try-harbor:
## upsample_csc
module upsample_csc (
    input  logic        clk,
    input  logic        resetn,
    input  logic        start,
    output logic        done,
    input  logic [15:0] sram_read_data,
    output logic [15:0] sram_write_data,
    output logic [17:0] sram_address,
    output logic        sram_we_n
);
Size: ~6,000 cells after synthesis, roughly 340 flip-flops, ~48,000 µm² of cells after synthesis.
export LEC_CHECK = 0
export ABC_AREA = 1
export CAP_MARGIN = 5
export CELL_PAD_IN_SITES_DETAIL_PLACEMENT = 0
export CELL_PAD_IN_SITES_GLOBAL_PLACEMENT = 2
export CORE_MARGIN = 7
export CORE_UTILIZATION = 18
export CTS_CLUSTER_DIAMETER = 55
export GPL_ROUTABILITY_DRIVEN = 0
export MAX_ROUTING_LAYER = met4
export MIN_ROUTING_LAYER = met1
export PLACE_DENSITY = 0.64
export SETUP_SLACK_MARGIN = 2.06
export SLEW_MARGIN = 30
create_clock -name core_clock -period 13.2 [get_ports {clk}]
run.sh (not shown) runs the stock make flow with config.mk's settings and CLKGATE_MAP_FILE=.
Changes in try-violet relative to try-harbor:
- clearing MIN_ROUTING_LAYER, which used to be met1
- clearing SETUP_SLACK_MARGIN, which used to be 2.06
- clearing GPL_ROUTABILITY_DRIVEN, which used to be 0
- swapping 7 for 2 in CORE_MARGIN
- swapping 18 for 65 in CORE_UTILIZATION
- swapping 30 for 20 in SLEW_MARGIN
- clearing ABC_AREA, which used to be 1
- clearing CTS_CLUSTER_DIAMETER, which used to be 55
- clearing MAX_ROUTING_LAYER, which used to be met4
- clearing CELL_PAD_IN_SITES_DETAIL_PLACEMENT, which used to be 0
- clearing PLACE_DENSITY, which used to be 0.64
- swapping 5 for 20 in CAP_MARGIN
- clearing CELL_PAD_IN_SITES_GLOBAL_PLACEMENT, which used to be 2
- swapping 13.2 for 8.62 in the clock period (ns, I/O delays scaled along)
--- outcome ---
Among try-violet and try-harbor, a clean, completed layout was produced by try-harbor alone. The flow for try-violet finished, though final verification flagged negative setup slack. try-violet vs try-harbor: final area up. Going from try-harbor to try-violet, share of cell area taken by multi-input logic gates moved up; global-route usage has increased.
Changes in try-amber relative to try-violet:
- CORE_UTILIZATION changed from 65 to 40
- PLACE_DENSITY newly set to 0.6
- the clock period (ns, I/O delays scaled along) changed from 8.62 to 11.0
Results
- try-amber: PASS, flow complete, no timing, DRC or antenna violations
- try-violet → try-amber: worst setup timing slack at the placement stage grew by 1.25 ns, final cell count without fillers held steady.
- try-amber ended with less average detailed-routed wire length per instance than try-violet.
- Against try-violet, try-amber reports a final instance area that is lower.
- try-violet has higher number of iterations in the first detailed-routing pass than try-amber.
- Diff try-violet -> try-amber | shortest clock period the worst path allows after layout | increase of 0.017 ns
#### Input delta (try-willow over try-amber)
- CORE_UTILIZATION now 22, was 40
- PLACE_DENSITY no longer set, was 0.6
- CELL_PAD_IN_SITES_GLOBAL_PLACEMENT now 3, previously not set
- HOLD_SLACK_MARGIN now 0.23, previously not set
- CELL_PAD_IN_SITES_DETAIL_PLACEMENT now 2, previously not set
- GPL_TIMING_DRIVEN now 0, previously not set
- CAP_MARGIN now 35, was 20
- SLEW_MARGIN now 30, was 20
==> comparison <==
Per the comparison of try-willow with try-amber, biggest cell delay along the critical path held; maximum frequency did not really move; worst setup slack shrank by 0.014 ns; hold slack now sits at about the same level. met5 as the highest metal layer used by the detailed router was reported by try-willow, and met4 by try-amber.
What try-zinc does differently from try-willow at the input level:
- SLEW_MARGIN: 30 -> 20
- GPL_TIMING_DRIVEN: 0 -> unset
- CELL_PAD_IN_SITES_GLOBAL_PLACEMENT: 3 -> unset
- HOLD_SLACK_MARGIN: 0.23 -> unset
- CELL_PAD_IN_SITES_DETAIL_PLACEMENT: 2 -> unset
- SETUP_SLACK_MARGIN: unset -> 1.54
- PLACE_DENSITY: unset -> 0.64
- CORE_UTILIZATION: 22 -> 72
- TNS_END_PERCENT: unset -> 10
- CAP_MARGIN: 35 -> 20
Results
- Going from try-willow to try-zinc, highest achievable clock rate rose by about 2.3%; global-route wire length before repair fell by 62,000 µm; area growth from synthesis to layout fell by 7.1 points.
- In try-zinc the vertical die dimension turned out about 44% lower than in try-willow.
- try-zinc — tally of buffers added on design ports about 8% higher, try-willow as reference
- The final reports for try-zinc and try-willow show count of cell instances traversed by the critical path higher in the former.
- Row total global routing track utilization: try-zinc higher / try-willow lower
- Clock network area share: try-willow vs try-zinc, no meaningful difference

* * *

upsample_csc again, from the RTL that the note above started with.
clock: 7.95 ns
lec_check: 0
cap_margin: 40
core_margin: 2
core_utilization: 72
cts_cluster_diameter: 360
cts_cluster_size: 97
place_density: 0.43
slew_margin: 20
tns_end_percent: 15
The baseline did not get past global routing (5_1_grt) (ODB-0269).
==> next run, changes <==
- CAP_MARGIN: 40 -> 20
- CORE_UTILIZATION: 72 -> 67
- CTS_CLUSTER_DIAMETER: 360 -> default
- PLACE_DENSITY: 0.43 -> 0.37
- TNS_END_PERCENT: 15 -> default
- clock period: 7.95 -> 8.89 ns (I/O delays scaled with it)
Result:
- With this change the flow finished but failed the layout checks on setup timing
- die area went up by 7.3%
- synthesized area does not change
- synthesized cell count does not change
==> next run, changes <==
- CORE_UTILIZATION: 67 -> 40
- CTS_CLUSTER_SIZE: 97 -> default
- PLACE_DENSITY: 0.37 -> 0.6
- clock period: 8.89 -> 10.7 ns (I/O delays scaled with it)
The new run completed without violations.
Cell count is higher by a few percent.
Global-route usage goes down by 18 points.
Wire length went down by roughly a tenth.
Non-clock buffer count goes down by 386.
Via count is lower by roughly a tenth.
Maximum frequency rose slightly.
Die size rises by well over a third.
==> next run, changes <==
- CORE_UTILIZATION: 40 -> 72
- CTS_CLUSTER_SIZE: default -> 97
- clock period: 10.7 -> 8.25 ns (I/O delays scaled with it)
Result:
- This time the run ended with an error in global routing (5_1_grt) with GRT-0232
- area after synthesis is unchanged
- die area goes down by 44%
- synthesized cell count stays the same
==> next run, changes <==
- CORE_UTILIZATION: 72 -> 14
- CTS_CLUSTER_SIZE: 97 -> default
- clock period: 8.25 -> 11.1 ns (I/O delays scaled with it)
After rerunning: Now the flow ran to the end with no violations; synthesized cell count does not change; die area rose to 5.1 times its value; area after synthesis does not change.

* * *

Setup of job 5041:
Starting RTL as in the previous note.
## upsample_csc
module upsample_csc (
    input  logic        clk,
    input  logic        resetn,
    input  logic        start,
    output logic        done,
    input  logic [15:0] sram_read_data,
    output logic [15:0] sram_write_data,
    output logic [17:0] sram_address,
    output logic        sram_we_n
);
Settings: LEC_CHECK=0, ABC_AREA=1, CAP_MARGIN=15, CELL_PAD_IN_SITES_DETAIL_PLACEMENT=0, CELL_PAD_IN_SITES_GLOBAL_PLACEMENT=3, CORE_ASPECT_RATIO=1.3, CORE_MARGIN=2, CORE_UTILIZATION=36, GPL_TIMING_DRIVEN=1, PLACE_DENSITY_LB_ADDON=0.13, SETUP_SLACK_MARGIN=-0.59, SLEW_MARGIN=40; clock period 11.0 ns.
## Diff of input files: job 1741 against job 5041
Settings: SLEW_MARGIN now 20, was 40; CAP_MARGIN now 20, was 15; PLACE_DENSITY now 0.64, previously not set; PLACE_DENSITY_LB_ADDON no longer set, was 0.13; ABC_AREA no longer set, was 1; CELL_PAD_IN_SITES_DETAIL_PLACEMENT no longer set, was 0; CORE_ASPECT_RATIO no longer set, was 1.3; SETUP_SLACK_MARGIN now 1.54, was -0.59; CORE_UTILIZATION now 70, was 36; CELL_PAD_IN_SITES_GLOBAL_PLACEMENT no longer set, was 3; GPL_TIMING_DRIVEN no longer set, was 1.
[summary]
Compared to job 5041, job 1741 reaches a higher achievable clock. Number of detailed-route iterations in the first pass was lower in the run labelled job 5041. Measured against job 5041, the final weighted congestion in routability-driven placement of job 1741 comes out at 1.10 times the reference value. Wire length per cell ends up lower on job 5041.
Setup changes, job 1741 to job 7345
Settings: GPL_TIMING_DRIVEN: unset -> 1; CELL_PAD_IN_SITES_DETAIL_PLACEMENT: unset -> 2; SETUP_SLACK_MARGIN: 1.54 -> unset; SLEW_MARGIN: 20 -> 35; CELL_PAD_IN_SITES_GLOBAL_PLACEMENT: unset -> 2; CAP_MARGIN: 20 -> 35; CORE_UTILIZATION: 70 -> 22; HOLD_SLACK_MARGIN: unset -> 0.23; PLACE_DENSITY: 0.64 -> unset.
Results
When the final numbers for job 1741 and job 7345 were put side by side, the worst setup slack turned out to be greater in job 1741. The die of job 7345 is larger than the one used in job 1741.
## Diff of input files: job 1594 against job 7345
Settings: CORE_UTILIZATION now 40, was 22; CAP_MARGIN now 15, was 35; GPL_TIMING_DRIVEN now 0, was 1; SLEW_MARGIN now 40, was 35; CELL_PAD_IN_SITES_DETAIL_PLACEMENT now 0, was 2; CELL_PAD_IN_SITES_GLOBAL_PLACEMENT now 3, was 2; PLACE_DENSITY_LB_ADDON now 0.13, previously not set; HOLD_SLACK_MARGIN no longer set, was 0.23.
## What came out
Job 1594 vs. job 7345: die size decreased 98,000 um^2; first-pass GRT wire length lost about 10%. A start point of the critical path of M1_unit.mult_op_1[13] is what job 1594 shows, while M1_unit.mult_op_2[4] belongs to job 7345.
#### Input delta (job 5451 over job 1594)
Settings: an added HOLD_SLACK_MARGIN of 0.23; a change of CELL_PAD_IN_SITES_DETAIL_PLACEMENT from 0 to 2; a change of CAP_MARGIN from 15 to 35; a deleted PLACE_DENSITY_LB_ADDON that had been 0.13; a change of CELL_PAD_IN_SITES_GLOBAL_PLACEMENT from 3 to 2; a change of CORE_UTILIZATION from 40 to 22.
### Flow results
- Job 5451 finished every step from synthesis to the final layout, and the layout passed the timing, design-rule and antenna checks.
- [job 5451] worst relative slew slack rose 0.90 points relative to job 1594
- The final reports for job 5451 and job 1594 show data required time at the worst endpoint higher in the former.
- Job 1594 → job 5451: diode insertion count for antenna repair picked up an extra 8; well tap count picked up an extra 1,302; final setup slack of the worst path lost 0.060 ns; first-pass GRT wire length picked up an extra about 14%.

* * *

upsample_csc again, from the RTL that the note above started with.
==> flow/config.mk <==
export PLATFORM = sky130hd
export DESIGN_NAME = upsample_csc
export DESIGN_NICKNAME = upsample_csc
export VERILOG_FILES = /design/flow/design.v
export SDC_FILE = /design/flow/constraint.sdc
export NUM_CORES = 4
export LEC_CHECK = 0
export CAP_MARGIN = 20
export CORE_MARGIN = 2
export CORE_UTILIZATION = 72
export PLACE_DENSITY = 0.65
export SETUP_SLACK_MARGIN = -0.47
export SLEW_MARGIN = 20
==> flow/constraint.sdc <==
create_clock -name core_clock -period 5.93 [get_ports {clk}]
set_input_delay 1.1860 -clock core_clock [delete_from_list [all_inputs] [get_ports {clk}]]
set_output_delay 1.1860 -clock core_clock [all_outputs]
set_load 0.01 [all_outputs]
The baseline aborted during global routing (5_1_grt) with GRT-0116.
==> next run, changes <==
--- a/flow/config.mk
+++ b/flow/config.mk
@@ -8,6 +8,5 @@
 export CAP_MARGIN = 20
 export CORE_MARGIN = 2
-export CORE_UTILIZATION = 72
-export PLACE_DENSITY = 0.65
-export SETUP_SLACK_MARGIN = -0.47
+export CORE_UTILIZATION = 32
+export PLACE_DENSITY = 0.6
 export SLEW_MARGIN = 20
==> flow/constraint.sdc (replaced) <==
create_clock -name core_clock -period 12.7 [get_ports {clk}]
set_input_delay 2.5400 -clock core_clock [delete_from_list [all_inputs] [get_ports {clk}]]
set_output_delay 2.5400 -clock core_clock [all_outputs]
set_load 0.01 [all_outputs]
With this change the flow finished clean.
Synthesized cell count stays the same.
Die size grows by 120%.
Synthesized area stays the same.
==> next run, changes <==
--- a/flow/config.mk
+++ b/flow/config.mk
@@ -8,5 +8,5 @@
 export CAP_MARGIN = 20
 export CORE_MARGIN = 2
-export CORE_UTILIZATION = 32
+export CORE_UTILIZATION = 44
 export PLACE_DENSITY = 0.6
 export SLEW_MARGIN = 20
==> flow/constraint.sdc (replaced) <==
create_clock -name core_clock -period 10.7 [get_ports {clk}]
set_input_delay 2.1400 -clock core_clock [delete_from_list [all_inputs] [get_ports {clk}]]
set_output_delay 2.1400 -clock core_clock [all_outputs]
set_load 0.01 [all_outputs]
What happened: Die area decreases by a quarter to a third; synthesized cell count stays the same.
==> next run, changes <==
--- a/flow/config.mk
+++ b/flow/config.mk
@@ -8,5 +8,6 @@
 export CAP_MARGIN = 20
 export CORE_MARGIN = 2
-export CORE_UTILIZATION = 44
+export CORE_UTILIZATION = 40
 export PLACE_DENSITY = 0.6
+export SETUP_SLACK_MARGIN = 0.65
 export SLEW_MARGIN = 20
Result: Worst setup slack is better by 0.23 ns; clock-buffer cell count is lower by 6; cell area is higher by about 0.56%; fmax is higher by about 2.2%; synthesized cell count is unchanged; routed wire length is lower by about 1%; die size is higher by 9.9%; clock skew is higher by 0.055 ns; sequential share of layout area stays flat; worst hold slack is better by 0.0074 ns; first-iteration DRC count is lower by 4.8%.

* * *

Starting RTL as in the previous note.
clock: 10.7 ns
lec_check: 0
cap_margin: 20
core_margin: 2
core_utilization: 58
hold_slack_margin: -0.09
place_density: 0.6
setup_slack_margin: 1.45
slew_margin: 20
tns_end_percent: 5
Edit:
- HOLD_SLACK_MARGIN: -0.09 -> default
- SETUP_SLACK_MARGIN: 1.45 -> -0.44
- TNS_END_PERCENT: 5 -> default
- clock period: 10.7 -> 7.61 ns (I/O delays scaled with it)
Outcome:
- Now the flow finished with setup timing left
- die size is unchanged
- area after synthesis does not change
- routed wire length grows by 17%
- utilization rose by 11 points
- synthesized cell count is unchanged
- global-route usage is higher by 4.1 points
- cell count went up by 12%
Edit:
- SETUP_SLACK_MARGIN: -0.44 -> -0.58
- TNS_END_PERCENT: default -> 5
- clock period: 7.61 -> 8.57 ns (I/O delays scaled with it)
Result: The changed run produced a layout that fails on setup timing. Worst hold slack is better by 6.0 ps. First-iteration DRC count came out higher by a few percent. Clock-buffer cell count came out lower by 6. Routed wire length came out lower by roughly a tenth. Cell count came out lower slightly. Synthesized area stays the same. Critical path depth came out higher by 3. Core utilization came out lower by 4.2 points. Die area does not change.
Edit:
- ABC_AREA: default -> 1
- CORE_UTILIZATION: 58 -> 64
- SETUP_SLACK_MARGIN: -0.58 -> default
- TNS_END_PERCENT: 5 -> default
- clock period: 8.57 -> 12.7 ns (I/O delays scaled with it)
Effect:
- Now the flow produced a clean layout
- cell area came out lower by roughly a tenth
- global-route usage rises by 1.1 points
- maximum frequency came out lower by a little under a tenth
- sequential share of layout area rises by 2.0 points

* * *

upsample_csc again, from the RTL that the note above started with.
make LEC_CHECK=0 ABC_AREA=1 CAP_MARGIN=5 CELL_PAD_IN_SITES_DETAIL_PLACEMENT=1 CELL_PAD_IN_SITES_GLOBAL_PLACEMENT=2 CORE_MARGIN=7 CORE_UTILIZATION=18 CTS_CLUSTER_DIAMETER=55 GPL_ROUTABILITY_DRIVEN=0 MAX_ROUTING_LAYER=met4 MIN_ROUTING_LAYER=met2 PLACE_DENSITY=0.64 SETUP_SLACK_MARGIN=2.06 SLEW_MARGIN=40 finish   # period 13.2 ns
Rerun with:
Settings changed: CELL_PAD_IN_SITES_DETAIL_PLACEMENT 1 to 0, CORE_UTILIZATION 18 to 43, MIN_ROUTING_LAYER met2 to met1, SETUP_SLACK_MARGIN 2.06 to -0.72, SLEW_MARGIN 40 to 30, TNS_END_PERCENT set to 85.
Clock period 13.2 ns to 7.82 ns, I/O delays scaled along.
What happened:
- With this change the flow completed and failed the layout checks on negative setup slack
- cell area grows by 11%
- global-route usage came out higher by 7.9 points
- first-iteration DRC count came out lower by about 60%
- worst setup slack loses 4.5 ns
- non-clock buffer count came out higher by 839
